### flow/design.v
`timescale 1ns / 1ps
module FIFO(clk, rst, wr_en, rd_en, buf_in, buf_out, buf_empty, buf_full, fifo_counter);
input clk, rst, wr_en, rd_en;
input [7:0] buf_in;
output [7:0] buf_out;
output buf_empty, buf_full;
output [6:0] fifo_counter;
reg [7:0] buf_out;
reg buf_empty, buf_full;
reg [6:0] fifo_counter;
reg [5:0] rd_ptr, wr_ptr;
reg [7:0] buf_mem[63:0];
always@ (fifo_counter) begin
    buf_empty = (fifo_counter == 0);  
    buf_full = (fifo_counter == 64);  
end
always @(posedge clk or posedge rst) begin
    if( rst )  
        fifo_counter <= 0;
    else if((!buf_full && wr_en) && (!buf_empty && rd_en))  
        fifo_counter <= fifo_counter;
    else if (!buf_full && wr_en)  
        fifo_counter <= fifo_counter + 1;
    else if (!buf_empty && rd_en)  
        fifo_counter <= fifo_counter - 1;
    else  
        fifo_counter <= fifo_counter;
end
always @(posedge clk or posedge rst) begin
    if (rst)  
        buf_out <= 0;
    else begin
        if (rd_en && !buf_empty)
            buf_out <= buf_mem[rd_ptr];
        else  
            buf_out <= buf_out;
    end
end
always @(posedge clk) begin
    if (!buf_full && wr_en)
        buf_mem[wr_ptr] <= buf_in;
    else
        buf_mem[wr_ptr] <= buf_mem[wr_ptr];
end
always @(posedge clk or posedge rst) begin
    if(rst) begin
        wr_ptr <= 0;
        rd_ptr <= 0;
    end
    else begin
        if (!buf_full && wr_en)  
            wr_ptr <= wr_ptr + 1;
        else  
            wr_ptr <= wr_ptr;
        if (!buf_empty && rd_en)  
            rd_ptr <= rd_ptr + 1;
        else  
            rd_ptr <= rd_ptr;               
    end
end
endmodule
### flow/run.sh
#!/bin/bash
# the make line also repeats each setting of config.mk as NAME=value (left out here)
make -C /OpenROAD-flow-scripts/flow DESIGN_CONFIG=/design/flow/config.mk WORK_HOME=/design/flow/orfs CLKGATE_MAP_FILE= finish
### flow/constraint.sdc
create_clock -name core_clock -period 4.3 [get_ports {clk}]
set_input_delay 0.8600 -clock core_clock [delete_from_list [all_inputs] [get_ports {clk}]]
set_output_delay 0.8600 -clock core_clock [all_outputs]
set_load 0.01 [all_outputs]
### flow/config.mk
export PLATFORM = sky130hd
export DESIGN_NAME = FIFO
export DESIGN_NICKNAME = FIFO
export VERILOG_FILES = /design/flow/design.v
export SDC_FILE = /design/flow/constraint.sdc
export NUM_CORES = 4
export LEC_CHECK = 0
export CAP_MARGIN = 20
export CORE_MARGIN = 2
export CORE_UTILIZATION = 68
export CTS_CLUSTER_SIZE = 43
export MAX_ROUTING_LAYER = met4
export SLEW_MARGIN = 20
==> results.tsv, run 1 <==
stage	metric	value	unit
job	max_cap viols	0	
final_timing	Tcrit/Tclk final	81.3	%
final_timing	Worst Skew	0.0111	ns
floorplanning	die height	181	um
logic_synthesis	asr flop ratio synth	5.01	%
cts	post-CTS setup buffer count	0	
floorplanning	fp_density	69.5	%
pwr	clock share of power	30.0	%
finish	nets	1199	
final_timing	final setup TNS	0	ns
worst_setup_path	top cell family by delay on the critical path	simple AND/OR/NAND/NOR gates	
hold_path	Hold Crit Class	register to register	
logic_synthesis	yosys cell count	1111	
logic_synthesis	Post-synth mux share	14.5	%
logic_synthesis	top cells by count, synth	edfxtp_1 (512), mux2i_1 (87), nor2_1 (84)	
logic_synthesis	Post-synth EDFFs	512	
worst_setup_path	kind of critical path	register to output pin	
worst_setup_path	Setup crit end	buf_full	
finish	Layout area overhead	11.8	%
pwr	Cell Pwr Density	631	nW/um^2
worst_setup_path	critical path's slowest cell	clkdlybuf4s50_1	
outcome	status	complete, no violations	
floorplanning	Die ar.	32900	um^2
floorplanning	row count	64	
pwr	dominant power group	registers	
global_route	grt ovf	0	
global_route	initial antenna violation count	0	
drt	Antenna Cells	0	
logic_synthesis	post-synthesis adder-cell area fraction	0.562	%
cts	CTS Sinks	539	
final_timing	fmax	0.286	GHz
drt	routed vias/inst	6.71	
drt	1st-iter DRT viols	1645	
logic_synthesis	Synth warnings	1	
pwr	sequential cell power	6.59	mW
final_timing	slew margin rel.	35.9	%
cts	TritonCTS clock tree	built	
worst_setup_path	highest net fanout along the worst path	5	
pwr	Logic pwr share	26.2	%
final_timing	Worst-Margin Slew	0.962	ns
final_timing	Fin Hold WS	0.532	ns
cts	Latency at later pin	0.56	ns
cts	PostCTS Resize Cnt	0	
worst_setup_path	reg2reg start	fifo_counter[5]	
cts	H-tree Lvls	2	
pwr	combinational logic power	3.96	mW
worst_setup_path	Critical Path RT	3.44	ns
global_route	GRT Total Usage	31.2	%
drt	routed wire length	48200	um
cts	root buf cell	clkbuf_16	
job	OpenROAD warning count	29	
place	GPL Wtd Cong	0.867	
worst_setup_path	R2R depth	10	
final_timing	final setup vio count	0	
pwr	share of power burned in registers	43.7	%
logic_synthesis	Yosys top cell area share	71.9	%
logic_synthesis	cell type with the largest total area	edfxtp_1	
logic_synthesis	Mapped Cells	1111	
worst_setup_path	CP bufs+invs	1	
logic_synthesis	Yosys top cell by instances	edfxtp_1	
logic_synthesis	Cell Type Count	55	
worst_setup_path	Worst path depth	3	
cts	clock buffer depth	3	
worst_setup_path	RR Endpoint	fifo_counter[5]	
logic_synthesis	Seq/Total Area, Yosys	75.1	%
hold_path	hold_sp	wr_ptr[2]	
drt	drt pass-1 iters	5	
final_timing	count of pins over their slew limit	0	
pwr	P_leak	7.87	nW
drt	post-route ant nets	0	
logic_synthesis	fraction of the mapped netlist area in simple logic gates	3.33	%
pwr	Clock Power	4.53	mW
worst_setup_path	CP arrival	2.64	ns
worst_setup_path	Crit. End Element	output pin	
final_timing	final-report hold violation count	0	
place	DP HPWL	29800	um
logic_synthesis	mapped cell area	21400	um^2
hold_path	Hold Path Depth	1	
finish	Fillers	1644	
logic_synthesis	Avg Cell Area, Syn	19.2	um^2
final_timing	Period minus WS final	3.50	ns
floorplanning	Core Area	30700	um^2
cts	CTS buffer count	52	
logic_synthesis	XOR Share, Synth	0.726	%
cts	Worst-path clk slew	0.06	ns
drt	routed vias	10835	
worst_setup_path	Setup crit start kind	register	
pwr	Psw	4.55	mW
logic_synthesis	Dominant flop cell	edfxtp_1	
pwr	peak supply drop	463	uV
worst_setup_path	R2R setup slack	1.16	ns
pwr	Int Pwr	10.5	mW
logic_synthesis	Yosys chip area	21400	um^2
final_timing	RSZ-0062 raised after global routing	false	
place	PortBufs	28	
drt	WL/cell	29.9	um
logic_synthesis	top comb family, area	multiplexers	
floorplanning	die x size	181	um
logic_synthesis	ys flops	539	
global_route	first-pass GRT wire length	71400	um
cts	# hold bufs at CTS	0	
worst_setup_path	crit-path cells	or4_4 > nor4_1 > clkdlybuf4s50_1	
global_route	number of global-route vias before repair	10961	
logic_synthesis	Main area contributors	edfxtp_1 (72%), mux4_2 (8.7%), mux2i_1 (4.1%), dfrtp_1 (3.2%), mux2_2 (1.7%)	
worst_setup_path	CP startpoint	fifo_counter[5]	
floorplanning	# IOs	29	
global_route	largest net degree at the start of global routing	54	
worst_setup_path	crit-path max cell delay	0.64	ns
pwr	switching part of the total	30.2	%
logic_synthesis	AO/OA Area Share	4.23	%
logic_synthesis	Mapped Nets	1132	
hold_path	Hold Crit Endpoint	wr_ptr[2]	
drt	# DRC	0	
-- metal layers --
metal	share of wire, %	track usage (%)	vias to the layer above
met5	0	-	-
met4	3.9	11.3	0
met3	8.3	5.12	108
met2	48	47.5	558
met1	40	44.0	5517
li1	-	-	4652
-- metrics by stage --
step | power, mW | cell area, um^2 | worst slack [ns] | cells | utilization [%]
final | 15.1 | 23900 | 0.803 | 1615 | 77.7
after global routing | 15.6 | 23900 | 0.712 | 1615 | 77.7
after CTS | 15.1 | 23900 | 0.759 | 1615 | 77.7
after detailed placement | 10.6 | 22200 | 0.805 | 1520 | 72.2
after global placement | 10.6 | 22200 | 0.887 | 1520 | 72.2
after floorplan | 9.26 | 21400 | 1.34 | 1111 | -
-- layout make-up --
class                   instances  area, um^2  share of cell area, %
repair buffers                 73         618                   2.59
multi-input cells             501        4990                   20.9
clock inverters                25         283                   1.18
flip-flops and latches        539       16100                   67.2
inverters                      11        41.3                  0.173
clock buffers                  70        1410                   5.90
well taps                     396         495                   2.07
==> run 2, diff against run 1 <==
- CAP_MARGIN: 20 -> 10
- CELL_PAD_IN_SITES_DETAIL_PLACEMENT: unset -> 1
- CORE_ASPECT_RATIO: unset -> 1.62
- CORE_UTILIZATION: 68 -> 15
- CTS_CLUSTER_DIAMETER: unset -> 218
- CTS_CLUSTER_SIZE: 43 -> unset
- GPL_TIMING_DRIVEN: unset -> 1
- MAX_ROUTING_LAYER: met4 -> unset
- PLACE_DENSITY: unset -> 0.39
- SETUP_SLACK_MARGIN: unset -> 0.53
- TNS_END_PERCENT: unset -> 15
- clock period: 4.3 -> 3.19 ns (I/O delays scaled with it)
==> results.tsv, run 2 <==
stage	metric	value	unit
worst_setup_path	Worst path depth	3	
worst_setup_path	Setup crit start kind	register	
place	Placed Area	24500	um^2
worst_setup_path	critical path's slowest cell	or4_4	
logic_synthesis	yosys cell count	1111	
pwr	switching part of the total	33.1	%
pwr	combinational logic power	6.65	mW
final_timing	Worst Skew	0.0253	ns
logic_synthesis	Yosys top cell by instances	edfxtp_1	
worst_setup_path	kind of critical path	register to output pin	
logic_synthesis	Post-synth EDFFs	512	
finish	storage element area	16100	um^2
final_timing	Tcrit/Tclk final	84.3	%
pwr	P_leak	8.13	nW
logic_synthesis	Dominant flop cell	edfxtp_1	
final_timing	Period minus WS final	2.69	ns
drt	routed wire length	62000	um
place	DP HPWL	41900	um
logic_synthesis	ys flops	539	
logic_synthesis	asr flop ratio synth	5.01	%
cts	Latency at later pin	0.59	ns
floorplanning	die height	484	um
global_route	GRT Total Usage	8.49	%
worst_setup_path	Setup crit end	buf_full	
final_timing	final setup TNS	0	ns
cts	CTS buffer count	46	
floorplanning	Die ar.	146000	um^2
logic_synthesis	Yosys top cell area share	71.9	%
cts	clock buffer depth	3	
worst_setup_path	CP arrival	2.05	ns
worst_setup_path	R2R depth	9	
pwr	Clock Power	5.52	mW
logic_synthesis	Yosys chip area	21400	um^2
pwr	peak supply drop	327	uV
final_timing	final setup vio count	0	
worst_setup_path	Critical Path RT	2.55	ns
floorplanning	# IOs	29	
logic_synthesis	mapped cell area	21400	um^2
hold_path	Hold Crit Class	input pin to async pin	
finish	nets	1258	
worst_setup_path	R2R setup slack	0.52	ns
logic_synthesis	Main area contributors	edfxtp_1 (72%), mux4_2 (8.7%), mux2i_1 (4.1%), dfrtp_1 (3.2%), mux2_2 (1.7%)	
logic_synthesis	post-synthesis adder-cell area fraction	0.562	%
worst_setup_path	CP bufs+invs	1	
logic_synthesis	Avg Cell Area, Syn	19.2	um^2
pwr	Psw	6.88	mW
logic_synthesis	Mapped Nets	1132	
cts	TritonCTS clock tree	built	
drt	post-route ant nets	0	
finish	logic area	5050	um^2
logic_synthesis	Cell Type Count	55	
final_timing	fmax	0.372	GHz
outcome	status	complete, no violations	
cts	H-tree Lvls	2	
worst_setup_path	highest net fanout along the worst path	4	
drt	# DRC	0	
floorplanning	fp_density	15.1	%
job	OpenROAD warning count	30	
drt	WL/cell	19.7	um
logic_synthesis	top comb family, area	multiplexers	
cts	root buf cell	clkbuf_16	
drt	routed vias	10779	
global_route	first-pass GRT wire length	90100	um
logic_synthesis	top cells by count, synth	edfxtp_1 (512), mux2i_1 (87), nor2_1 (84)	
finish	final instance area	26200	um^2
pwr	dominant power group	registers	
worst_setup_path	Crit. End Element	output pin	
final_timing	count of pins over their slew limit	0	
finish	Fillers	15570	
drt	drt pass-1 iters	4	
logic_synthesis	Seq/Total Area, Yosys	75.1	%
drt	routed vias/inst	3.43	
global_route	number of global-route vias before repair	12105	
worst_setup_path	top cell family by delay on the critical path	simple AND/OR/NAND/NOR gates	
worst_setup_path	reg2reg start	fifo_counter[4]	
logic_synthesis	XOR Share, Synth	0.726	%
logic_synthesis	Synth warnings	1	
global_route	initial antenna violation count	2	
pwr	share of power burned in registers	41.5	%
final_timing	slew margin rel.	32.4	%
place	PortBufs	28	
logic_synthesis	cell type with the largest total area	edfxtp_1	
pwr	clock share of power	26.6	%
finish	Layout area overhead	22.4	%
cts	CTS Sinks	539	
drt	1st-iter DRT viols	647	
floorplanning	die x size	301	um
pwr	Cell Pwr Density	795	nW/um^2
worst_setup_path	RR Endpoint	fifo_counter[5]	
pwr	sequential cell power	8.62	mW
logic_synthesis	Post-synth mux share	14.5	%
logic_synthesis	fraction of the mapped netlist area in simple logic gates	3.33	%
place	GPL Wtd Cong	0.765	
logic_synthesis	AO/OA Area Share	4.23	%
global_route	grt ovf	0	
floorplanning	Core Area	142000	um^2
job	max_cap viols	0	
pwr	Logic pwr share	32.0	%
floorplanning	row count	176	
pwr	Int Pwr	13.9	mW
final_timing	Worst-Margin Slew	1.01	ns
final_timing	final-report hold violation count	0	
worst_setup_path	crit-path cells	or4_4 > nor4_4 > clkdlybuf4s15_1	
cts	Worst-path clk slew	0.08	ns
final_timing	RSZ-0062 raised after global routing	true	
worst_setup_path	crit-path max cell delay	0.58	ns
logic_synthesis	Mapped Cells	1111	
global_route	largest net degree at the start of global routing	65	
worst_setup_path	CP startpoint	fifo_counter[4]	
-- run 2: cell type report --
class | instances | share of cell area, %
Multi-Input combinational cell | 501 | 19.3
Clock buffer | 49 | 4.53
Antenna cell | 2 | 0.0191
Timing Repair Buffer | 138 | 4.64
Clock inverter | 35 | 0.976
Sequential cell | 539 | 61.4
Tap cell | 1869 | 8.94
Inverter | 11 | 0.177
-- run 2: routing by layer --
layer	global-route usage, %	wire [um]	up-vias
li1	-	-	4755
met1	8.82	22700	5788
met2	17.1	35800	150
met3	0.632	1100	86
met4	3.52	2360	0
met5	0	0	-
-- run 2: metrics by stage --
stage | total power, mW | hold WS (ns) | instances | worst slack, ns | utilization [%]
6_report | 20.8 | 0.322 | 3144 | 0.501 | 18.4
4_1_cts | 21.2 | 0.300 | 3142 | 0.475 | 18.4
5_1_grt | 21.7 | 0.331 | 3143 | 0.370 | 18.4
2_1_floorplan | 12.5 | 0.480 | 1111 | 0.405 | -
3_3_place_gp | 15.4 | 0.525 | 3047 | 0.0949 | 17.3
3_5_place_dp | 15.4 | 0.529 | 3047 | 0.113 | 17.3
-- run 2: timing repair --
action,in CTS,in global routing
setup endpoints to repair,258,323
pin swaps,4,0
hold buffers,0,0
gates resized,9,6
setup buffers,11,0
==> run 3, diff against run 2 <==
- CAP_MARGIN: 10 -> 0
- CELL_PAD_IN_SITES_DETAIL_PLACEMENT: 1 -> unset
- CELL_PAD_IN_SITES_GLOBAL_PLACEMENT: unset -> 0
- CORE_ASPECT_RATIO: 1.62 -> 0.98
- CORE_UTILIZATION: 15 -> 72
- CTS_CLUSTER_DIAMETER: 218 -> 349
- CTS_CLUSTER_SIZE: unset -> 14
- MAX_ROUTING_LAYER: unset -> met4
- PLACE_DENSITY: 0.39 -> unset
- PLACE_DENSITY_LB_ADDON: unset -> 0.02
- SETUP_SLACK_MARGIN: 0.53 -> 0.65
- SLEW_MARGIN: 20 -> 25
- TNS_END_PERCENT: 15 -> 60
- clock period: 3.19 -> 2.76 ns (I/O delays scaled with it)
==> results.tsv, run 3 <==
stage	metric	value	unit
job	max_cap viols	0	
pwr	sequential cell power	9.90	mW
final_timing	slew margin rel.	41.7	%
cts	H-tree Lvls	2	
pwr	switching part of the total	32.5	%
final_timing	Fin Hold WS	0.418	ns
drt	routed vias/inst	7.08	
global_route	GRT Total Usage	34.8	%
logic_synthesis	asr flop ratio synth	5.01	%
drt	Antenna Cells	0	
finish	final instance area	25700	um^2
worst_setup_path	reg2reg start	fifo_counter[4]	
worst_setup_path	crit-path cells	or4_4 > o41a_1 > inv_8 > ha_4 > a21o_1 > a21oi_2 > o21bai_1 > a2111o_1 > o221a_1	
global_route	number of global-route vias before repair	11598	
finish	Layout area overhead	20.3	%
worst_setup_path	CP bufs+invs	1	
worst_setup_path	critical path's slowest cell	or4_4	
logic_synthesis	Yosys top cell by instances	edfxtp_1	
final_timing	RSZ-0062 raised after global routing	true	
cts	CTS Sinks	539	
logic_synthesis	Mapped Cells	1111	
logic_synthesis	top comb family, area	multiplexers	
worst_setup_path	R2R depth	9	
drt	routed wire length	56400	um
pwr	clock share of power	22.9	%
global_route	largest net degree at the start of global routing	41	
logic_synthesis	Main area contributors	edfxtp_1 (72%), mux4_2 (8.7%), mux2i_1 (4.1%), dfrtp_1 (3.2%), mux2_2 (1.7%)	
place	GPL Wtd Cong	0.932	
worst_setup_path	top cell family by delay on the critical path	AND-OR/OR-AND gates	
pwr	share of power burned in registers	39.8	%
final_timing	worst setup margin	-0.00154	ns
worst_setup_path	kind of critical path	register to register	
drt	# DRC	0	
finish	fin cells	1732	
pwr	Clock Power	5.68	mW
logic_synthesis	Seq/Total Area, Yosys	75.1	%
pwr	combinational logic power	9.26	mW
pwr	Psw	8.07	mW
place	placed cell count	1588	
floorplanning	die height	175	um
logic_synthesis	Post-synth EDFFs	512	
worst_setup_path	RR Endpoint	fifo_counter[5]	
worst_setup_path	Worst path depth	9	
final_timing	final-report hold violation count	0	
place	DP HPWL	30900	um
logic_synthesis	yosys cell count	1111	
drt	drt pass-1 iters	6	
final_timing	final setup vio count	1	
pwr	peak supply drop	694	uV
pwr	Cell Pwr Density	966	nW/um^2
pwr	Int Pwr	16.8	mW
final_timing	Tcrit/Tclk final	100	%
worst_setup_path	R2R setup slack	-0.002	ns
floorplanning	Die ar.	31100	um^2
pwr	Logic pwr share	37.3	%
logic_synthesis	ys flops	539	
worst_setup_path	crit-path max cell delay	0.55	ns
floorplanning	fp_density	73.1	%
pwr	total power	24.8	mW
floorplanning	Core Area	29200	um^2
worst_setup_path	Crit. End Element	register	
pwr	P_leak	8.69	nW
logic_synthesis	AO/OA Area Share	4.23	%
cts	Worst-path clk slew	0.06	ns
global_route	first-pass GRT wire length	74700	um
logic_synthesis	Yosys top cell area share	71.9	%
final_timing	Worst Skew	0.0202	ns
logic_synthesis	fraction of the mapped netlist area in simple logic gates	3.33	%
final_timing	Period minus WS final	2.76	ns
cts	Latency at later pin	0.55	ns
logic_synthesis	Yosys chip area	21400	um^2
drt	1st-iter DRT viols	1778	
worst_setup_path	Setup crit start kind	register	
logic_synthesis	post-synthesis adder-cell area fraction	0.562	%
cts	CTS buffer count	44	
cts	root buf cell	clkbuf_16	
floorplanning	die x size	178	um
floorplanning	row count	62	
global_route	initial antenna violation count	0	
floorplanning	# IOs	29	
final_timing	Worst-Margin Slew	0.874	ns
global_route	grt ovf	0	
worst_setup_path	Critical Path RT	3.19	ns
worst_setup_path	CP startpoint	fifo_counter[4]	
cts	TritonCTS clock tree	built	
logic_synthesis	Mapped Nets	1132	
drt	routed vias	12263	
logic_synthesis	Synth warnings	1	
pwr	dominant power group	registers	
hold_path	Hold Crit Class	input pin to async pin	
place	Placed Area	23000	um^2
worst_setup_path	Setup crit end	fifo_counter[5]	
logic_synthesis	top cells by count, synth	edfxtp_1 (512), mux2i_1 (87), nor2_1 (84)	
finish	nets	1341	
logic_synthesis	XOR Share, Synth	0.726	%
logic_synthesis	Dominant flop cell	edfxtp_1	
logic_synthesis	Cell Type Count	55	
place	PortBufs	28	
drt	WL/cell	32.6	um
drt	post-route ant nets	0	
logic_synthesis	Post-synth mux share	14.5	%
logic_synthesis	cell type with the largest total area	edfxtp_1	
worst_setup_path	CP arrival	3.19	ns
outcome	Fail Reasons	negative setup slack	
cts	clock buffer depth	3	
final_timing	fmax	0.362	GHz
worst_setup_path	highest net fanout along the worst path	4	
job	OpenROAD warning count	30	
logic_synthesis	mapped cell area	21400	um^2
logic_synthesis	Avg Cell Area, Syn	19.2	um^2
outcome	status	failed layout checks	
final_timing	count of pins over their slew limit	0	
-- run 3: cell type report --
cell class	instances	area, um^2
clock buffer	71	1200
clock inverter	3	33.8
fill	1023	3520
inverter	11	48.8
multi-input combinational	501	5490
sequential	539	16100
tap	384	480
timing repair buffer	223	2400
-- run 3: repair_timing --
action | 4_1_cts | 5_1_grt
buffers inserted | 15 | 49
gates resized | 73 | 118
endpoints found under the setup margin | 539 | 546
hold buffers | 0 | 0
pin swaps | 23 | 40
cloned | 1 | 5
-- run 3: layer usage --
layer / vias to the layer above / part of all wire (%) / track usage (%)
met5: - / 0 / -
met4: 0 / 5.3 / 12.5
met3: 193 / 11 / 5.25
met2: 1006 / 50 / 54.3
met1: 6139 / 34 / 48.1
li1: 4925 / - / -
-- run 3: through the flow --
| step | utilization, % | setup slack (ns) | setup TNS [ns] |
|---|---|---|---|
| floorplan | - | -0.0209 | -0.0209 |
| global placement | 78.7 | 0.0212 | 0 |
| detailed placement | 78.7 | -0.0749 | -1.79 |
| CTS | 84.5 | 0.0679 | 0 |
| global route | 88.0 | -0.0794 | -0.0794 |
| finish | 88.0 | -0.00154 | -0.00154 |
==> run 4, diff against run 3 <==
- ABC_AREA: unset -> 0
- CAP_MARGIN: 0 -> 20
- CELL_PAD_IN_SITES_GLOBAL_PLACEMENT: 0 -> unset
- CORE_ASPECT_RATIO: 0.98 -> unset
- CTS_CLUSTER_DIAMETER: 349 -> 359
- CTS_CLUSTER_SIZE: 14 -> 15
- GPL_TIMING_DRIVEN: 1 -> unset
- MAX_ROUTING_LAYER: met4 -> unset
- PLACE_DENSITY_LB_ADDON: 0.02 -> 0.05
- SETUP_SLACK_MARGIN: 0.65 -> -0.1
- SLEW_MARGIN: 25 -> 20
- TNS_END_PERCENT: 60 -> unset
- clock period: 2.76 -> 2.06 ns (I/O delays scaled with it)
==> results.tsv, run 4 <==
stage	metric	value	unit
cts	Latency at later pin	0.55	ns
floorplanning	Die ar.	31100	um^2
logic_synthesis	Yosys chip area	21400	um^2
logic_synthesis	Main area contributors	edfxtp_1 (72%), mux4_2 (8.7%), mux2i_1 (4.1%), dfrtp_1 (3.2%), mux2_2 (1.7%)	
worst_setup_path	top cell family by delay on the critical path	AND-OR/OR-AND gates	
pwr	Logic pwr share	37.6	%
place	pre-CTS setup slack	-0.695	ns
cts	Worst-path clk slew	0.06	ns
logic_synthesis	post-synthesis adder-cell area fraction	0.562	%
logic_synthesis	mapped cell area	21400	um^2
drt	Antenna Cells	0	
final_timing	worst setup margin	-0.639	ns
final_timing	count of pins over their slew limit	0	
cts	TritonCTS clock tree	built	
logic_synthesis	Dominant flop cell	edfxtp_1	
hold_path	Hold Crit Class	input pin to async pin	
worst_setup_path	CP bufs+invs	1	
logic_synthesis	Yosys top cell area share	71.9	%
worst_setup_path	Critical Path RT	2.49	ns
drt	routed wire length	52900	um
outcome	status	failed layout checks	
global_route	largest net degree at the start of global routing	65	
worst_setup_path	R2R depth	9	
worst_setup_path	Crit. End Element	register	
pwr	Clock Power	7.37	mW
global_route	first-pass GRT wire length	74500	um
logic_synthesis	Yosys top cell by instances	edfxtp_1	
logic_synthesis	Synth warnings	1	
floorplanning	row count	63	
pwr	switching part of the total	32.0	%
finish	Layout area overhead	20.3	%
pwr	clock share of power	22.4	%
logic_synthesis	yosys cell count	1111	
final_timing	fmax	0.371	GHz
drt	routed vias/inst	6.93	
worst_setup_path	kind of critical path	register to register	
drt	# DRC	0	
worst_setup_path	Worst path depth	9	
logic_synthesis	asr flop ratio synth	5.01	%
floorplanning	Core Area	29400	um^2
pwr	combinational logic power	12.4	mW
worst_setup_path	critical path's slowest cell	or4_4	
final_timing	final setup vio count	541	
worst_setup_path	Setup crit end	fifo_counter[5]	
worst_setup_path	R2R setup slack	-0.64	ns
global_route	grt ovf	0	
logic_synthesis	Mapped Cells	1111	
drt	post-route ant nets	0	
global_route	number of global-route vias before repair	12025	
drt	WL/cell	30.4	um
worst_setup_path	reg2reg start	fifo_counter[4]	
pwr	Psw	10.5	mW
final_timing	Period minus WS final	2.70	ns
drt	1st-iter DRT viols	1612	
pwr	Cell Pwr Density	1280	nW/um^2
floorplanning	fp_density	72.7	%
pwr	P_leak	8.61	nW
pwr	Int Pwr	22.4	mW
floorplanning	# IOs	29	
logic_synthesis	top comb family, area	multiplexers	
place	PortBufs	28	
pwr	total power	32.9	mW
place	DP HPWL	30300	um
job	max_cap viols	0	
global_route	GRT Total Usage	33.3	%
finish	final design utilization	87.4	%
pwr	share of power burned in registers	40.0	%
logic_synthesis	Post-synth EDFFs	512	
job	OpenROAD warning count	30	
final_timing	Tcrit/Tclk final	131	%
global_route	initial antenna violation count	0	
floorplanning	die x size	176	um
finish	nets	1347	
worst_setup_path	highest net fanout along the worst path	5	
cts	H-tree Lvls	2	
logic_synthesis	ys flops	539	
drt	drt pass-1 iters	5	
cts	CTS buffer count	41	
logic_synthesis	Cell Type Count	55	
worst_setup_path	CP arrival	3.13	ns
pwr	dominant power group	registers	
logic_synthesis	Avg Cell Area, Syn	19.2	um^2
final_timing	Worst-Margin Slew	0.693	ns
logic_synthesis	cell type with the largest total area	edfxtp_1	
floorplanning	die height	176	um
logic_synthesis	Seq/Total Area, Yosys	75.1	%
final_timing	RSZ-0062 raised after global routing	true	
outcome	Fail Reasons	negative setup slack	
worst_setup_path	crit-path cells	or4_4 > o41a_1 > inv_8 > ha_4 > a21o_1 > a21oi_2 > o21bai_2 > a2111o_1 > o221a_1	
drt	routed vias	12068	
worst_setup_path	RR Endpoint	fifo_counter[5]	
final_timing	final-report hold violation count	0	
logic_synthesis	Mapped Nets	1132	
logic_synthesis	fraction of the mapped netlist area in simple logic gates	3.33	%
logic_synthesis	XOR Share, Synth	0.726	%
pwr	sequential cell power	13.2	mW
cts	CTS Sinks	539	
cts	root buf cell	clkbuf_16	
worst_setup_path	Setup crit start kind	register	
final_timing	slew margin rel.	53.8	%
logic_synthesis	top cells by count, synth	edfxtp_1 (512), mux2i_1 (87), nor2_1 (84)	
place	GPL Wtd Cong	0.928	
worst_setup_path	crit-path max cell delay	0.57	ns
logic_synthesis	AO/OA Area Share	4.23	%
worst_setup_path	CP startpoint	fifo_counter[4]	
logic_synthesis	Post-synth mux share	14.5	%
cts	clock buffer depth	3	
final_timing	Worst Skew	0.0162	ns
pwr	peak supply drop	1010	uV
[run 4: area by class of cell]
cell class,instances,area (um^2)
sequential,539,16100
multi-input combinational,501,5650
fill,1079,3700
timing repair buffer,232,2290
clock buffer,67,1170
tap,390,488
inverter,11,48.8
clock inverter,1,8.76
[run 4: timing repair]
item                                   4_1_cts  5_1_grt
hold buffers                                 0        0
resized                                     53      122
setup buffers                               12       47
gates cloned                                 0        1
endpoints found under the hold margin        0        0
setup endpoints to repair                  534      534
pin swaps                                   28       19
[run 4: routing by layer]
layer	GRT usage (%)	vias to the layer above	part of all wire, %
li1	-	4940	-
met1	46.2	6145	35
met2	55.0	816	51
met3	5.19	167	9.5
met4	12.0	0	4.4
met5	0	-	0
[run 4: stage by stage]
stage / setup TNS (ns) / instances / hold slack, ns / cell area [um^2]
after detailed placement: -212.00 / 1634 / 0.507 / 23500
after global placement: -187.47 / 1634 / 0.499 / 23500
final: -196.73 / 1741 / 0.255 / 25700
after global routing: -216.69 / 1741 / 0.288 / 25700
after floorplan: -138.91 / 1111 / 0.465 / 21600
after CTS: -141.63 / 1711 / 0.263 / 25000
==> run 5, diff against run 4 <==
- ABC_AREA: 0 -> 1
- PLACE_DENSITY: unset -> 0.35
- PLACE_DENSITY_LB_ADDON: 0.05 -> unset
- SETUP_SLACK_MARGIN: -0.1 -> 0.6
==> results.tsv, run 5 <==
stage	metric	value	unit
logic_synthesis	Mapped Nets	2155	
floorplanning	# IOs	29	
pwr	peak supply drop	1130	uV
worst_setup_path	R2R depth	12	
global_route	gr busiest metal	met2	
worst_setup_path	kind of critical path	register to register	
cts	CTS Sinks	539	
worst_setup_path	CP bufs+invs	5	
worst_setup_path	Crit. End Element	register	
final_timing	worst setup margin	-0.763	ns
floorplanning	Die ar.	33400	um^2
drt	routed wire length	95700	um
worst_setup_path	CP arrival	3.19	ns
pwr	clock share of power	17.4	%
final_timing	Period minus WS final	2.82	ns
worst_setup_path	Critical Path RT	2.43	ns
worst_setup_path	CP startpoint	fifo_counter[0]	
worst_setup_path	Worst path depth	12	
logic_synthesis	Dominant flop cell	edfxtp_1	
global_route	largest net degree at the start of global routing	73	
logic_synthesis	Cell Type Count	30	
finish	final design utilization	95.7	%
drt	# DRC	0	
logic_synthesis	top cells by count, synth	nand2_1 (745), edfxtp_1 (512), nand3_1 (285)	
logic_synthesis	Yosys top cell area share	66.9	%
floorplanning	die x size	183	um
logic_synthesis	Avg Cell Area, Syn	10.8	um^2
place	pre-CTS setup slack	-0.361	ns
logic_synthesis	Post-synth EDFFs	512	
cts	# hold bufs at CTS	0	
drt	WL/cell	34.4	um
place	GPL Wtd Cong	0.884	
cts	CTS buffer count	41	
worst_setup_path	RR Endpoint	wr_ptr[4]	
global_route	grt ovf	0	
pwr	switching part of the total	45.2	%
logic_synthesis	Post-synth mux share	0	%
finish	final instance area	30100	um^2
pwr	share of power burned in registers	28.6	%
final_timing	Fin Hold WS	0.284	ns
logic_synthesis	Synth warnings	1	
cts	Worst-path clk slew	0.08	ns
finish	storage element area	16100	um^2
logic_synthesis	asr flop ratio synth	5.01	%
job	OpenROAD warning count	32	
final_timing	Worst Skew	0.0209	ns
floorplanning	row count	65	
logic_synthesis	ys flops	539	
logic_synthesis	fraction of the mapped netlist area in simple logic gates	21.3	%
final_timing	fmax	0.354	GHz
global_route	M2 GR Usage	69.8	%
final_timing	slew margin rel.	13.7	%
logic_synthesis	yosys cell count	2134	
pwr	Logic pwr share	54.1	%
logic_synthesis	Yosys chip area	23000	um^2
finish	fin cells	2781	
pwr	total power	46.1	mW
finish	logic area	7860	um^2
cts	Latency at later pin	0.58	ns
logic_synthesis	Main area contributors	edfxtp_1 (67%), nand2_1 (12%), nand3_1 (6.2%), inv_1 (3.0%), dfrtp_1 (2.9%)	
drt	Antenna Cells	0	
logic_synthesis	XOR Share, Synth	0.495	%
place	DP HPWL	34500	um
hold_path	Hold Crit Class	input pin to async pin	
cts	TritonCTS clock tree	built	
global_route	GR Util met3	9.60	%
final_timing	final setup vio count	536	
worst_setup_path	reg2reg start	fifo_counter[0]	
job	max_cap viols	0	
global_route	GRT Total Usage	44.2	%
global_route	initial antenna violation count	1	
drt	drt pass-1 iters	13	
final_timing	final-report hold violation count	0	
place	PortBufs	28	
pwr	P_leak	11.8	nW
final_timing	final setup TNS	-178.51	ns
floorplanning	die height	183	um
pwr	sequential cell power	13.2	mW
logic_synthesis	Mapped Cells	2134	
drt	post-route ant nets	0	
worst_setup_path	crit-path cells	nor2_4 > nand3_4 > nor3_4 > buf_6 > nor2_4 > buf_4 > buf_6 > buf_6 > buf_8 > nand2_1 > nor3_1 > xor2_1	
worst_setup_path	highest net fanout along the worst path	8	
cts	H-tree Lvls	2	
worst_setup_path	Setup crit start kind	register	
pwr	dominant power group	combinational logic	
worst_setup_path	critical path's slowest cell	nor3_1	
finish	Fillers	664	
cts	clock buffer depth	3	
global_route	met1 GRT Util	56.4	%
pwr	Int Pwr	25.3	mW
floorplanning	fp_density	73.0	%
place	Placed Area	24700	um^2
logic_synthesis	mapped cell area	23000	um^2
final_timing	RSZ-0062 raised after global routing	true	
drt	routed vias	20888	
global_route	number of global-route vias before repair	18214	
logic_synthesis	AO/OA Area Share	2.07	%
final_timing	count of pins over their slew limit	0	
logic_synthesis	Yosys top cell by instances	nand2_1	
worst_setup_path	Setup crit end	wr_ptr[4]	
worst_setup_path	R2R setup slack	-0.76	ns
drt	1st-iter DRT viols	4852	
pwr	Cell Pwr Density	1530	nW/um^2
place	placed cell count	2604	
drt	routed vias/inst	7.51	
logic_synthesis	post-synthesis adder-cell area fraction	0.523	%
pwr	combinational logic power	24.9	mW
logic_synthesis	top comb family, area	simple AND/OR/NAND/NOR gates	
worst_setup_path	top cell family by delay on the critical path	simple AND/OR/NAND/NOR gates	
cts	root buf cell	clkbuf_16	
final_timing	Worst-Margin Slew	1.28	ns
outcome	Fail Reasons	negative setup slack	
worst_setup_path	crit-path max cell delay	0.99	ns
pwr	Clock Power	8.00	mW
logic_synthesis	cell type with the largest total area	edfxtp_1	
logic_synthesis	Seq/Total Area, Yosys	69.8	%
worst_setup_path	most used cell along the critical path	buf_6	
final_timing	Tcrit/Tclk final	137	%
finish	nets	2368	
floorplanning	Core Area	31500	um^2
global_route	first-pass GRT wire length	108000	um
outcome	status	failed layout checks	
pwr	Psw	20.9	mW
finish	Layout area overhead	31.1	%
run 5: what timing repair did:
action,4_1_cts,5_1_grt
setup endpoints to repair,552,556
hold endpoints to repair,0,0
pin swaps,114,139
gates cloned,29,5
resized,506,285
setup buffers,46,22
run 5: metal layers:
metal / routed length, um / up-vias
li1: - / 7565
met1: 26300 / 9422
met2: 39900 / 2844
met3: 18000 / 1049
met4: 11300 / 8
met5: 248 / -
run 5: area by class of cell:
type | count | area share, %
Clock buffer | 74 | 3.96
Clock inverter | 1 | 0.0291
Inverter | 189 | 2.45
Multi-Input combinational cell | 1300 | 26.1
Sequential cell | 539 | 53.3
Tap cell | 402 | 1.67
Timing Repair Buffer | 275 | 12.4
Timing Repair inverter | 1 | 0.0374
==> run 6, diff against run 5 <==
- ABC_AREA: 1 -> unset
- CORE_MARGIN: 2 -> 8
- CORE_UTILIZATION: 72 -> 32
- CTS_CLUSTER_DIAMETER: 359 -> 261
- CTS_CLUSTER_SIZE: 15 -> unset
- GPL_TIMING_DRIVEN: unset -> 1
- PLACE_DENSITY: 0.35 -> 0.94
- SETUP_SLACK_MARGIN: 0.6 -> unset
- TNS_END_PERCENT: unset -> 45
- clock period: 2.06 -> 5.0 ns (I/O delays scaled with it)
==> results.tsv, run 6 <==
stage	metric	value	unit
pwr	P_leak	7.72	nW
logic_synthesis	Yosys top cell by instances	edfxtp_1	
final_timing	Worst Skew	0.0174	ns
pwr	sequential cell power	5.58	mW
floorplanning	Die ar.	75300	um^2
cts	H-tree Lvls	2	
logic_synthesis	asr flop ratio synth	5.01	%
worst_setup_path	reg2reg start	fifo_counter[5]	
logic_synthesis	post-synthesis adder-cell area fraction	0.562	%
logic_synthesis	ys flops	539	
floorplanning	Core Area	66000	um^2
cts	CTS buffer count	51	
pwr	share of power burned in registers	43.0	%
pwr	dominant power group	registers	
global_route	initial antenna violation count	3	
place	DP HPWL	29600	um
drt	routed vias	11170	
cts	Latency at later pin	0.57	ns
logic_synthesis	fraction of the mapped netlist area in simple logic gates	3.33	%
final_timing	Period minus WS final	3.72	ns
job	max_cap viols	0	
logic_synthesis	Main area contributors	edfxtp_1 (72%), mux4_2 (8.7%), mux2i_1 (4.1%), dfrtp_1 (3.2%), mux2_2 (1.7%)	
logic_synthesis	AO/OA Area Share	4.23	%
floorplanning	die height	274	um
logic_synthesis	Yosys top cell area share	71.9	%
floorplanning	die x size	274	um
worst_setup_path	Crit. End Element	output pin	
logic_synthesis	Mapped Nets	1132	
logic_synthesis	Post-synth mux share	14.5	%
job	OpenROAD warning count	27	
pwr	Cell Pwr Density	535	nW/um^2
drt	# DRC	0	
worst_setup_path	critical path's slowest cell	clkdlybuf4s50_1	
final_timing	count of pins over their slew limit	0	
logic_synthesis	Post-synth EDFFs	512	
final_timing	Tcrit/Tclk final	74.3	%
final_timing	Worst-Margin Slew	1.16	ns
logic_synthesis	Dominant flop cell	edfxtp_1	
final_timing	final setup TNS	0	ns
worst_setup_path	top cell family by delay on the critical path	simple AND/OR/NAND/NOR gates	
worst_setup_path	CP arrival	2.72	ns
worst_setup_path	R2R depth	9	
worst_setup_path	Worst path depth	3	
drt	post-route ant nets	0	
cts	Worst-path clk slew	0.06	ns
final_timing	fmax	0.269	GHz
logic_synthesis	Synth warnings	1	
floorplanning	# IOs	29	
cts	CTS Sinks	539	
floorplanning	fp_density	32.4	%
finish	nets	1168	
worst_setup_path	kind of critical path	register to output pin	
logic_synthesis	Yosys chip area	21400	um^2
final_timing	final-report hold violation count	0	
pwr	clock share of power	29.9	%
final_timing	RSZ-0062 raised after global routing	false	
worst_setup_path	crit-path cells	or4_4 > nor4_1 > clkdlybuf4s50_1	
worst_setup_path	R2R setup slack	1.58	ns
worst_setup_path	crit-path max cell delay	0.66	ns
worst_setup_path	Critical Path RT	4.00	ns
worst_setup_path	Setup crit end	buf_full	
global_route	first-pass GRT wire length	74500	um
logic_synthesis	Avg Cell Area, Syn	19.2	um^2
hold_path	Hold Crit Endpoint	fifo_counter[1]	
pwr	Clock Power	3.88	mW
place	GPL Wtd Cong	0.938	
logic_synthesis	Mapped Cells	1111	
final_timing	slew margin rel.	22.8	%
hold_path	Hold Crit Class	register to register	
drt	routed wire length	50500	um
pwr	Int Pwr	8.98	mW
logic_synthesis	mapped cell area	21400	um^2
logic_synthesis	top comb family, area	multiplexers	
cts	# hold bufs at CTS	0	
final_timing	final setup vio count	0	
cts	clock buffer depth	3	
worst_setup_path	CP bufs+invs	1	
hold_path	hold_sp	fifo_counter[1]	
logic_synthesis	cell type with the largest total area	edfxtp_1	
floorplanning	row count	94	
worst_setup_path	CP startpoint	fifo_counter[5]	
pwr	Logic pwr share	27.0	%
drt	WL/cell	24.6	um
worst_setup_path	Setup crit start kind	register	
drt	drt pass-1 iters	6	
logic_synthesis	Seq/Total Area, Yosys	75.1	%
drt	1st-iter DRT viols	1664	
logic_synthesis	XOR Share, Synth	0.726	%
logic_synthesis	yosys cell count	1111	
cts	post-CTS setup buffer count	0	
cts	root buf cell	clkbuf_16	
global_route	GRT Total Usage	13.1	%
pwr	combinational logic power	3.51	mW
cts	PostCTS Resize Cnt	0	
place	PortBufs	28	
logic_synthesis	top cells by count, synth	edfxtp_1 (512), mux2i_1 (87), nor2_1 (84)	
global_route	number of global-route vias before repair	11417	
global_route	grt ovf	0	
pwr	switching part of the total	30.8	%
worst_setup_path	highest net fanout along the worst path	5	
finish	Fillers	5687	
pwr	Psw	3.99	mW
worst_setup_path	RR Endpoint	fifo_counter[5]	
pwr	total power	13.0	mW
global_route	largest net degree at the start of global routing	78	
pwr	peak supply drop	291	uV
drt	routed vias/inst	5.44	
hold_path	Hold Path Depth	2	
logic_synthesis	Cell Type Count	55	
outcome	status	complete, no violations	
cts	TritonCTS clock tree	built	
finish	Layout area overhead	13.4	%
## run 6: through the flow
step           util [%]  std cells  area [um^2]  setup WS, ns  hold slack [ns]
2_1_floorplan         -       1111        21400          2.04            0.480
3_3_place_gp       34.2       1958        22600          1.26            0.525
3_5_place_dp       34.2       1958        22600          1.23            0.541
4_1_cts            36.7       2049        24200          1.27            0.569
5_1_grt            36.7       2049        24200          1.25            0.596
6_report           36.7       2052        24200          1.28            0.590
## run 6: area by class of cell
cell class	instances	area, um^2	area share (%)
sequential	539	16100	66.3
multi-input combinational	501	4990	20.6
clock buffer	63	1360	5.63
tap	864	1080	4.46
timing repair buffer	43	390	1.61
clock inverter	28	294	1.21
inverter	11	41.3	0.170
antenna	3	7.51	0.0310
## run 6: per-layer routing
layer	share of wire [%]	GRT usage [%]	vias up
met2	48	21.9	840
met3	11	3.13	197
met1	36	16.1	5543
met5	0.026	0	-
met4	5.3	5.79	2
li1	-	-	4588
==> run 7, diff against run 6 <==
- CELL_PAD_IN_SITES_GLOBAL_PLACEMENT: unset -> 0
- CORE_ASPECT_RATIO: unset -> 0.98
- CORE_MARGIN: 8 -> 2
- CORE_UTILIZATION: 32 -> 72
- CTS_CLUSTER_DIAMETER: 261 -> 349
- CTS_CLUSTER_SIZE: unset -> 14
- MAX_ROUTING_LAYER: unset -> met4
- PLACE_DENSITY: 0.94 -> unset
- PLACE_DENSITY_LB_ADDON: unset -> 0.02
- SETUP_SLACK_MARGIN: unset -> 0.87
- SLEW_MARGIN: 20 -> 15
- TNS_END_PERCENT: 45 -> 70
- clock period: 5.0 -> 2.95 ns (I/O delays scaled with it)
==> results.tsv, run 7 <==
stage	metric	value	unit
worst_setup_path	reg2reg start	fifo_counter[1]	
floorplanning	# IOs	29	
logic_synthesis	Post-synth mux share	14.5	%
final_timing	Tcrit/Tclk final	93.9	%
worst_setup_path	Critical Path RT	3.40	ns
final_timing	Worst-Margin Slew	0.847	ns
drt	1st-iter DRT viols	1966	
logic_synthesis	top comb family, area	multiplexers	
job	OpenROAD warning count	30	
hold_path	hold_sp	buf_in[3]	
final_timing	Period minus WS final	2.77	ns
finish	final design utilization	87.4	%
pwr	combinational logic power	9.04	mW
pwr	dominant power group	registers	
logic_synthesis	Mapped Cells	1111	
cts	CTS buffer count	44	
logic_synthesis	Avg Cell Area, Syn	19.2	um^2
drt	Antenna Cells	0	
final_timing	fmax	0.361	GHz
finish	Fillers	1069	
cts	root buf cell	clkbuf_16	
worst_setup_path	critical path's slowest cell	or4_4	
final_timing	count of pins over their slew limit	0	
place	DP HPWL	30300	um
drt	post-route ant nets	0	
drt	# DRC	0	
logic_synthesis	cell type with the largest total area	edfxtp_1	
hold_path	Hold Crit Endpoint	buf_mem[10][3]	
cts	# hold bufs at CTS	0	
pwr	share of power burned in registers	39.0	%
worst_setup_path	CP bufs+invs	1	
pwr	clock share of power	23.1	%
logic_synthesis	Mapped Nets	1132	
cts	TritonCTS clock tree	built	
finish	nets	1315	
pwr	Cell Pwr Density	932	nW/um^2
outcome	status	complete, no violations	
logic_synthesis	Dominant flop cell	edfxtp_1	
cts	CTS Sinks	539	
drt	routed vias/inst	7.24	
worst_setup_path	R2R depth	9	
logic_synthesis	mapped cell area	21400	um^2
cts	Latency at later pin	0.56	ns
logic_synthesis	Synth warnings	1	
worst_setup_path	CP arrival	3.22	ns
global_route	grt ovf	0	
worst_setup_path	Worst path depth	9	
floorplanning	die x size	178	um
worst_setup_path	crit-path cells	or4_4 > o41a_1 > inv_8 > ha_4 > a21o_1 > a21oi_2 > o21bai_1 > a2111o_1 > o221a_1	
cts	Worst-path clk slew	0.07	ns
worst_setup_path	kind of critical path	register to register	
drt	routed wire length	57600	um
logic_synthesis	top cells by count, synth	edfxtp_1 (512), mux2i_1 (87), nor2_1 (84)	
logic_synthesis	AO/OA Area Share	4.23	%
pwr	Logic pwr share	37.9	%
worst_setup_path	crit-path max cell delay	0.58	ns
logic_synthesis	Yosys top cell by instances	edfxtp_1	
pwr	Psw	7.82	mW
final_timing	final setup vio count	0	
finish	Layout area overhead	19.6	%
global_route	GRT Total Usage	37.2	%
pwr	switching part of the total	32.8	%
pwr	Clock Power	5.51	mW
pwr	P_leak	8.55	nW
logic_synthesis	Main area contributors	edfxtp_1 (72%), mux4_2 (8.7%), mux2i_1 (4.1%), dfrtp_1 (3.2%), mux2_2 (1.7%)	
drt	WL/cell	33.6	um
final_timing	RSZ-0062 raised after global routing	true	
worst_setup_path	Setup crit end	fifo_counter[5]	
worst_setup_path	top cell family by delay on the critical path	AND-OR/OR-AND gates	
logic_synthesis	Post-synth EDFFs	512	
cts	clock buffer depth	3	
hold_path	Hold Path Depth	1	
floorplanning	Core Area	29200	um^2
worst_setup_path	RR Endpoint	fifo_counter[5]	
logic_synthesis	asr flop ratio synth	5.01	%
logic_synthesis	fraction of the mapped netlist area in simple logic gates	3.33	%
drt	routed vias	12400	
logic_synthesis	Cell Type Count	55	
logic_synthesis	post-synthesis adder-cell area fraction	0.562	%
worst_setup_path	highest net fanout along the worst path	4	
global_route	initial antenna violation count	1	
floorplanning	Die ar.	31100	um^2
cts	H-tree Lvls	2	
final_timing	Worst Skew	0.0256	ns
final_timing	final-report hold violation count	0	
worst_setup_path	CP startpoint	fifo_counter[1]	
worst_setup_path	Crit. End Element	register	
floorplanning	row count	62	
global_route	first-pass GRT wire length	79200	um
finish	final instance area	25600	um^2
logic_synthesis	XOR Share, Synth	0.726	%
pwr	sequential cell power	9.28	mW
place	Placed Area	22800	um^2
place	PortBufs	28	
job	max_cap viols	0	
final_timing	slew margin rel.	43.5	%
logic_synthesis	Yosys top cell area share	71.9	%
pwr	peak supply drop	641	uV
worst_setup_path	R2R setup slack	0.18	ns
logic_synthesis	yosys cell count	1111	
global_route	largest net degree at the start of global routing	65	
place	GPL Wtd Cong	0.893	
hold_path	Hold Crit Class	input pin to register	
worst_setup_path	Setup crit start kind	register	
global_route	number of global-route vias before repair	12060	
pwr	total power	23.8	mW
floorplanning	die height	175	um
pwr	Int Pwr	16.0	mW
floorplanning	fp_density	73.1	%
logic_synthesis	Seq/Total Area, Yosys	75.1	%
logic_synthesis	ys flops	539	
drt	drt pass-1 iters	5	
logic_synthesis	Yosys chip area	21400	um^2
run 7: layout make-up:
type                            instances  area [um^2]  area share [%]
Clock buffer                           78         1250            4.89
Clock inverter                          3         26.3           0.103
Inverter                               11         48.8           0.191
Multi-Input combinational cell        501         5540            21.7
Sequential cell                       539        16100            62.8
Tap cell                              384          480            1.88
Timing Repair Buffer                  197         2160            8.45
run 7: routing by layer:
metal,share of wire (%),vias to the layer above,global-route usage (%)
met5,0,-,-
met4,5.8,0,13.8
met3,10,234,6.01
met2,50,1053,58.7
met1,34,6223,50.0
li1,-,4890,-
run 7: through the flow:
step                hold slack [ns]  TNS [ns]  setup WS (ns)  cells
finish                        0.368         0          0.180   1713
global route                  0.381         0         0.0993   1713
CTS                           0.358         0          0.258   1685
detailed placement            0.530    -0.686        -0.0861   1556
global placement              0.533         0         0.0780   1556
floorplan                     0.480         0          0.169   1111
run 7: timing repair:
item | CTS | global route
buffers inserted | 42 | 25
pin swaps | 19 | 28
setup endpoints to repair | 549 | 551
hold endpoints to repair | 0 | 0
resized | 67 | 100
cloned | 6 | 3
==> run 8, diff against run 7 <==
- ABC_AREA: unset -> 1
- CELL_PAD_IN_SITES_GLOBAL_PLACEMENT: 0 -> unset
- CORE_ASPECT_RATIO: 0.98 -> unset
- CTS_CLUSTER_DIAMETER: 349 -> 363
- CTS_CLUSTER_SIZE: 14 -> unset
- GPL_TIMING_DRIVEN: 1 -> unset
- MAX_ROUTING_LAYER: met4 -> unset
- PLACE_DENSITY_LB_ADDON: 0.02 -> 0.06
- SETUP_SLACK_MARGIN: 0.87 -> -0.19
- SLEW_MARGIN: 15 -> 20
- TNS_END_PERCENT: 70 -> unset
- clock period: 2.95 -> 2.08 ns (I/O delays scaled with it)
==> results.tsv, run 8 <==
stage	metric	value	unit
drt	drt pass-1 iters	11	
logic_synthesis	Seq/Total Area, Yosys	69.8	%
worst_setup_path	Crit. End Element	register	
final_timing	Fin Hold WS	0.246	ns
finish	Fillers	1734	
final_timing	Period minus WS final	2.25	ns
final_timing	worst setup margin	-0.172	ns
worst_setup_path	CP bufs+invs	3	
logic_synthesis	yosys cell count	2134	
floorplanning	Die ar.	33400	um^2
worst_setup_path	RR Endpoint	fifo_counter[3]	
worst_setup_path	CP startpoint	fifo_counter[4]	
finish	final instance area	26500	um^2
pwr	Int Pwr	22.5	mW
drt	post-route ant nets	0	
final_timing	count of pins over their slew limit	0	
drt	routed vias	16408	
global_route	largest net degree at the start of global routing	70	
pwr	combinational logic power	13.4	mW
worst_setup_path	crit-path cells	nor2_2 > inv_2 > nor3_4 > nor2_4 > inv_4 > ha_4 > buf_6 > a21oi_4 > nand2_2 > or2_2 > nand3_1 > o21ai_0	
pwr	Psw	13.2	mW
logic_synthesis	XOR Share, Synth	0.495	%
global_route	number of global-route vias before repair	15876	
logic_synthesis	Avg Cell Area, Syn	10.8	um^2
cts	# hold bufs at CTS	0	
logic_synthesis	fraction of the mapped netlist area in simple logic gates	21.3	%
floorplanning	fp_density	73.0	%
pwr	sequential cell power	12.9	mW
pwr	total power	35.6	mW
cts	Worst-path clk slew	0.07	ns
outcome	status	failed layout checks	
logic_synthesis	asr flop ratio synth	5.01	%
final_timing	final setup vio count	229	
logic_synthesis	AO/OA Area Share	2.07	%
worst_setup_path	reg2reg start	fifo_counter[4]	
pwr	peak supply drop	963	uV
final_timing	RSZ-0062 raised after global routing	true	
worst_setup_path	highest net fanout along the worst path	4	
cts	Latency at later pin	0.56	ns
finish	storage element area	16100	um^2
worst_setup_path	kind of critical path	register to register	
logic_synthesis	Synth warnings	1	
logic_synthesis	Cell Type Count	30	
worst_setup_path	Setup crit start kind	register	
logic_synthesis	top cells by count, synth	nand2_1 (745), edfxtp_1 (512), nand3_1 (285)	
finish	logic area	5690	um^2
global_route	GRT Total Usage	35.7	%
drt	# DRC	0	
logic_synthesis	Yosys top cell by instances	nand2_1	
logic_synthesis	Post-synth EDFFs	512	
final_timing	fmax	0.444	GHz
logic_synthesis	Yosys chip area	23000	um^2
pwr	switching part of the total	37.0	%
cts	CTS Sinks	539	
worst_setup_path	R2R depth	12	
job	OpenROAD warning count	28	
global_route	first-pass GRT wire length	88500	um
floorplanning	row count	65	
worst_setup_path	R2R setup slack	-0.17	ns
drt	1st-iter DRT viols	2291	
finish	nets	2296	
place	placed cell count	2620	
worst_setup_path	crit-path max cell delay	0.40	ns
cts	TritonCTS clock tree	built	
job	max_cap viols	0	
global_route	grt ovf	0	
drt	routed vias/inst	6.04	
pwr	Cell Pwr Density	1350	nW/um^2
hold_path	Hold Crit Class	input pin to async pin	
floorplanning	Core Area	31500	um^2
worst_setup_path	Worst path depth	12	
cts	root buf cell	clkbuf_16	
pwr	clock share of power	26.3	%
logic_synthesis	ys flops	539	
logic_synthesis	Post-synth mux share	0	%
worst_setup_path	critical path's slowest cell	dfrtp_1	
logic_synthesis	Yosys top cell area share	66.9	%
logic_synthesis	Dominant flop cell	edfxtp_1	
global_route	initial antenna violation count	0	
pwr	Clock Power	9.35	mW
place	DP HPWL	35500	um
cts	H-tree Lvls	2	
cts	clock buffer depth	3	
worst_setup_path	top cell family by delay on the critical path	simple AND/OR/NAND/NOR gates	
floorplanning	# IOs	29	
pwr	dominant power group	combinational logic	
floorplanning	die height	183	um
place	pre-CTS setup slack	-0.449	ns
worst_setup_path	Critical Path RT	2.50	ns
logic_synthesis	Main area contributors	edfxtp_1 (67%), nand2_1 (12%), nand3_1 (6.2%), inv_1 (3.0%), dfrtp_1 (2.9%)	
outcome	Fail Reasons	negative setup slack	
place	GPL Wtd Cong	0.922	
place	PortBufs	28	
drt	routed wire length	58900	um
pwr	P_leak	10.7	nW
final_timing	slew margin rel.	61.7	%
logic_synthesis	mapped cell area	23000	um^2
worst_setup_path	Setup crit end	fifo_counter[3]	
final_timing	Tcrit/Tclk final	108	%
logic_synthesis	Mapped Nets	2155	
drt	WL/cell	21.7	um
final_timing	Worst-Margin Slew	0.573	ns
worst_setup_path	CP arrival	2.67	ns
floorplanning	die x size	183	um
finish	fin cells	2717	
logic_synthesis	post-synthesis adder-cell area fraction	0.523	%
final_timing	Worst Skew	0.0100	ns
finish	Layout area overhead	15.2	%
logic_synthesis	cell type with the largest total area	edfxtp_1	
place	Placed Area	24700	um^2
final_timing	final-report hold violation count	0	
pwr	Logic pwr share	37.6	%
cts	CTS buffer count	50	
logic_synthesis	top comb family, area	simple AND/OR/NAND/NOR gates	
pwr	share of power burned in registers	36.1	%
logic_synthesis	Mapped Cells	2134	
drt	Antenna Cells	0	
[run 8: through the flow]
step / setup TNS (ns) / util, %
3_5_place_dp: -108.19 / 78.4
6_report: -7.96 / 84.1
3_3_place_gp: -71.57 / 78.4
4_1_cts: -25.22 / 83.9
5_1_grt: -30.55 / 84.1
2_1_floorplan: -6.68 / -
[run 8: timing repair]
| item | 4_1_cts | 5_1_grt |
|---|---|---|
| setup buffers | 3 | 3 |
| resized | 8 | 17 |
| pin swaps | 2 | 8 |
| endpoints found under the setup margin | 4 | 197 |
| gates cloned | 0 | 0 |
[run 8: cell type report]
cell class	count	share of cell area, %
clock buffers	65	5.17
clock inverters	27	1.19
inverters	189	2.71
multi-input cells	1300	21.5
flip-flops and latches	539	60.7
well taps	402	1.90
repair buffers	195	6.87
[run 8: layer usage]
metal / GRT usage [%] / routed length (um) / vias up
li1: - / - / 7391
met1: 49.9 / 21700 / 7715
met2: 57.8 / 28400 / 1132
met3: 5.89 / 6800 / 170
met4: 13.3 / 1950 / 0
met5: 0 / 0 / -
==> run 9, diff against run 8 <==
- ABC_AREA: 1 -> unset
- CELL_PAD_IN_SITES_GLOBAL_PLACEMENT: unset -> 0
- CORE_ASPECT_RATIO: unset -> 0.98
- CTS_CLUSTER_DIAMETER: 363 -> 349
- GPL_TIMING_DRIVEN: unset -> 1
- MAX_ROUTING_LAYER: unset -> met4
- PLACE_DENSITY_LB_ADDON: 0.06 -> 0.02
- SLEW_MARGIN: 20 -> 25
- TNS_END_PERCENT: unset -> 60
- clock period: 2.08 -> 2.09 ns (I/O delays scaled with it)
==> results.tsv, run 9 <==
stage	metric	value	unit
pwr	clock share of power	27.1	%
drt	routed wire length	57600	um
final_timing	fmax	0.353	GHz
hold_path	Hold Crit Class	input pin to async pin	
finish	fin cells	1716	
global_route	number of global-route vias before repair	12364	
drt	1st-iter DRT viols	1888	
logic_synthesis	Dominant flop cell	edfxtp_1	
logic_synthesis	Post-synth EDFFs	512	
worst_setup_path	top cell family by delay on the critical path	AND-OR/OR-AND gates	
worst_setup_path	highest net fanout along the worst path	4	
finish	storage element area	16100	um^2
pwr	Clock Power	9.29	mW
worst_setup_path	Setup crit start kind	register	
worst_setup_path	crit-path max cell delay	0.56	ns
worst_setup_path	crit-path cells	or4_4 > o41a_1 > clkinv_4 > ha_4 > a21o_1 > a21oi_4 > o21bai_2 > a2111o_1 > o221a_1	
drt	# DRC	0	
final_timing	final-report hold violation count	0	
worst_setup_path	CP startpoint	fifo_counter[4]	
floorplanning	die height	175	um
logic_synthesis	fraction of the mapped netlist area in simple logic gates	3.33	%
worst_setup_path	Critical Path RT	2.54	ns
pwr	Logic pwr share	35.0	%
logic_synthesis	AO/OA Area Share	4.23	%
drt	drt pass-1 iters	6	
floorplanning	# IOs	29	
cts	H-tree Lvls	2	
logic_synthesis	post-synthesis adder-cell area fraction	0.562	%
pwr	switching part of the total	32.2	%
worst_setup_path	RR Endpoint	fifo_counter[5]	
final_timing	slew margin rel.	36.3	%
logic_synthesis	Cell Type Count	55	
global_route	grt ovf	0	
finish	Fillers	1014	
logic_synthesis	top comb family, area	multiplexers	
logic_synthesis	XOR Share, Synth	0.726	%
logic_synthesis	Synth warnings	1	
pwr	Cell Pwr Density	1330	nW/um^2
worst_setup_path	R2R depth	9	
logic_synthesis	Post-synth mux share	14.5	%
drt	routed vias	12411	
cts	TritonCTS clock tree	built	
global_route	GRT Total Usage	38.3	%
logic_synthesis	Yosys top cell by instances	edfxtp_1	
logic_synthesis	top cells by count, synth	edfxtp_1 (512), mux2i_1 (87), nor2_1 (84)	
logic_synthesis	Seq/Total Area, Yosys	75.1	%
cts	Worst-path clk slew	0.07	ns
logic_synthesis	Avg Cell Area, Syn	19.2	um^2
job	max_cap viols	0	
finish	nets	1312	
final_timing	worst setup margin	-0.747	ns
job	OpenROAD warning count	30	
logic_synthesis	Mapped Nets	1132	
place	placed cell count	1618	
global_route	first-pass GRT wire length	82100	um
worst_setup_path	kind of critical path	register to register	
pwr	Int Pwr	23.2	mW
worst_setup_path	critical path's slowest cell	or4_4	
final_timing	Tcrit/Tclk final	136	%
pwr	share of power burned in registers	37.9	%
pwr	dominant power group	registers	
global_route	largest net degree at the start of global routing	65	
cts	clock buffer depth	3	
finish	final instance area	25800	um^2
logic_synthesis	ys flops	539	
pwr	Psw	11.0	mW
place	pre-CTS setup slack	-0.721	ns
logic_synthesis	cell type with the largest total area	edfxtp_1	
worst_setup_path	CP bufs+invs	1	
final_timing	Worst Skew	0.0291	ns
logic_synthesis	Main area contributors	edfxtp_1 (72%), mux4_2 (8.7%), mux2i_1 (4.1%), dfrtp_1 (3.2%), mux2_2 (1.7%)	
cts	CTS Sinks	539	
final_timing	RSZ-0062 raised after global routing	true	
finish	logic area	5570	um^2
logic_synthesis	Yosys top cell area share	71.9	%
pwr	sequential cell power	13.0	mW
logic_synthesis	mapped cell area	21400	um^2
pwr	peak supply drop	959	uV
drt	routed vias/inst	7.23	
logic_synthesis	yosys cell count	1111	
outcome	status	failed layout checks	
worst_setup_path	Crit. End Element	register	
place	DP HPWL	31000	um
floorplanning	die x size	178	um
cts	CTS buffer count	49	
pwr	combinational logic power	12.0	mW
place	GPL Wtd Cong	0.910	
floorplanning	fp_density	73.1	%
place	Placed Area	23300	um^2
pwr	total power	34.3	mW
pwr	P_leak	8.67	nW
final_timing	Period minus WS final	2.84	ns
global_route	initial antenna violation count	0	
floorplanning	Core Area	29200	um^2
finish	Layout area overhead	20.8	%
floorplanning	Die ar.	31100	um^2
floorplanning	row count	62	
cts	Latency at later pin	0.57	ns
drt	post-route ant nets	0	
final_timing	final setup vio count	542	
place	PortBufs	28	
cts	# hold bufs at CTS	0	
outcome	Fail Reasons	negative setup slack	
worst_setup_path	Setup crit end	fifo_counter[5]	
drt	WL/cell	33.5	um
logic_synthesis	Mapped Cells	1111	
logic_synthesis	asr flop ratio synth	5.01	%
worst_setup_path	R2R setup slack	-0.75	ns
worst_setup_path	reg2reg start	fifo_counter[4]	
cts	root buf cell	clkbuf_16	
worst_setup_path	CP arrival	3.29	ns
worst_setup_path	Worst path depth	9	
final_timing	count of pins over their slew limit	0	
final_timing	Worst-Margin Slew	0.953	ns
drt	Antenna Cells	0	
logic_synthesis	Yosys chip area	21400	um^2
run 9: layout make-up:
class,count,area share [%]
Sequential cell,539,62.2
Tap cell,384,1.86
Inverter,11,0.179
Clock buffer,62,5.09
Multi-Input combinational cell,501,21.6
Timing Repair Buffer,189,7.75
Clock inverter,30,1.33
run 9: metrics by stage:
step / TNS (ns) / util, % / hold WS (ns)
after floorplan: -126.65 / - / 0.471
after global placement: -198.04 / 79.6 / 0.506
after detailed placement: -233.53 / 79.6 / 0.513
after CTS: -181.42 / 86.9 / 0.268
after global routing: -215.51 / 88.3 / 0.294
final: -189.81 / 88.3 / 0.242
run 9: repair_timing:
| action | in CTS | in global routing |
|---|---|---|
| setup endpoints to repair | 521 | 532 |
| pin swaps | 23 | 11 |
| resized | 105 | 84 |
| gates cloned | 0 | 1 |
| setup buffers | 15 | 23 |
run 9: metal layers:
layer / global-route usage [%] / vias up / wire (um)
met5: - / - / 0
met4: 14.6 / 0 / 3120
met3: 6.61 / 230 / 5890
met2: 61.2 / 1042 / 29100
met1: 50.3 / 6256 / 19500
li1: - / 4883 / -
Power figures rest on the tool's default switching activity, not on a simulated workload.
